==> flow/design.v (excerpt) <==
module fpmultiplier (output logic [31:0] product, output logic ready,
		input logic [31:0] a, input logic clock, nreset);
enum {activation, start, loada, loadb, check, special, regularcalculation,carries, final_output}state;
logic [31:0] multi_a, multi_b;
logic [47:0] manti_48bit;
logic [22:0] manti_23bit; 
logic [9:0] expon; 
logic sign;
logic infinite_a,NaN_a,zero_a,infinite_b,NaN_b,zero_b; 
assign  infinite_a = (multi_a[30:23]==8'b11111111)&&(multi_a[22:0]==0);
assign  NaN_a = (multi_a[30:23]==8'b11111111)&&(multi_a[22:0]!=0);
assign  zero_a = (multi_a[30:23]==0);
assign  infinite_b = (multi_b[30:23]==8'b11111111)&&(multi_b[22:0]==0);
assign  NaN_b = (multi_b[30:23]==8'b11111111)&&(multi_b[22:0]!=0);
assign  zero_b = (multi_b[30:23]==0); 
always_ff @(posedge clock, negedge nreset)
if (~nreset)
  begin 
  product <=0;
  multi_a <= 0;
  multi_b <= 0;
  state <= start;
  ready <= 0;
  end
else
begin 
  case (state)
    activation:
           begin
           ready <=1;
           end
    start: 
           begin
           ready <= 0;
           state <= loada;
           end
    loada: 
           begin 
           multi_a <= a;
           state <= loadb;
           end
    loadb: 
           begin
           multi_b <= a;
           state <= check;        
           end
    check:
           begin
           sign <= multi_a[31]^multi_b[31];
           if(NaN_a||infinite_a||zero_a||NaN_b||infinite_b||zero_b)
           state <= special;
           else
           state <= regularcalculation;
           end
    special:
           begin
            state <= final_output;
            if (NaN_a||NaN_b) 
              begin
              expon <= 10'b0011111111;
  ...
Size in the first run: roughly 2,600 cells after synthesis, roughly 140 flip-flops, ~67 I/O pins, ~25,000 um^2 of cells after synthesis.
clock: 6.56 ns
lec_check: 0
cap_margin: 20
cell_pad_in_sites_global_placement: 0
core_aspect_ratio: 1.3
core_margin: 2
core_utilization: 71
cts_cluster_size: 24
max_routing_layer: met4
place_density_lb_addon: 0.16
slew_margin: 20
run.sh (not shown) runs the stock make flow with config.mk's settings and CLKGATE_MAP_FILE=.
The baseline completed, yet does not pass: setup timing.
Then changed:
Settings changed: CELL_PAD_IN_SITES_GLOBAL_PLACEMENT 0 to default, CORE_ASPECT_RATIO 1.3 to default, CORE_UTILIZATION 71 to 66, CTS_CLUSTER_SIZE 24 to default, MAX_ROUTING_LAYER met4 to default, PLACE_DENSITY from default to 0.6, PLACE_DENSITY_LB_ADDON 0.16 to default.
Clock period 6.56 ns to 13.4 ns, I/O delays scaled along.
Result:
- The changed run completed without violations
- worst setup slack improves by 5.5 ns
- die area went up by 7.4%
- first-iteration DRC count went down by 42%
Then changed:
Settings changed: ABC_AREA from default to 1, CORE_UTILIZATION 66 to 40, GPL_TIMING_DRIVEN from default to 0.
Clock period 13.4 ns to 9.37 ns, I/O delays scaled along.
=>
- wire length climbs by 30%
- total power rose by 50%
- clock skew went up by 0.0059 ns
- worst hold slack is better by 0.015 ns
- final cell count rose by 38%
- maximum frequency increases by 6.8%
- clock power goes up by 57%
- critical path depth does not change
- utilization falls by 28 points
- clock-buffer cell count is higher by 2
Then changed:
Settings changed: ABC_AREA 1 to default, GPL_TIMING_DRIVEN 0 to default.
Clock period 9.37 ns to 9.0 ns, I/O delays scaled along.
=>
- total power rose by 2.8%
- critical path depth stays the same
- combinational power is lower by about 4%
- core utilization rises by 0.20 points

Starting RTL as in the previous note.
Settings: LEC_CHECK=0, ABC_AREA=1, CAP_MARGIN=20, CORE_MARGIN=2, CORE_UTILIZATION=72, CTS_CLUSTER_DIAMETER=375, CTS_CLUSTER_SIZE=97, PLACE_DENSITY=0.38, SLEW_MARGIN=20, TNS_END_PERCENT=40; clock period 6.56 ns.
The first run completed and failed the layout checks on negative setup slack.
==> next run, changes <==
Settings changed: CTS_CLUSTER_DIAMETER 375 to not set, CTS_CLUSTER_SIZE 97 to not set, PLACE_DENSITY 0.38 to 0.6, TNS_END_PERCENT 40 to not set.
Clock period 6.56 ns to 7.86 ns, I/O delays scaled along.
After rerunning: Now the flow completed with no timing, DRC or antenna violations. Worst setup slack is better by 460 ps. Cell area drops by 8.9%. Power decreases by 17%. Worst hold slack is about the same. Routed wire length fell by 10%. Final cell count went down by 4.8%. Die area does not change.
==> next run, changes <==
Settings changed: ABC_AREA 1 to not set, CORE_UTILIZATION 72 to 36.
Clock period 7.86 ns to 13.4 ns, I/O delays scaled along.
Result: Core utilization falls by 38 points. Routed wire length shrinks by a few percent. Global-route usage goes down by 22 points. Clock skew stays flat. Power went down by well over a third. Non-clock buffer count shrinks by 4.
==> next run, changes <==
Settings changed: ABC_AREA set to 1, CORE_UTILIZATION 36 to 72, SETUP_SLACK_MARGIN set to -0.2.
Clock period 13.4 ns to 7.06 ns, I/O delays scaled along.
After rerunning:
- The changed run went through all stages and came out clean
- worst setup slack got worse by 5000 ps
- total power is higher by 88%
- worst hold slack is about the same
Power and IR drop assume default switching activity.
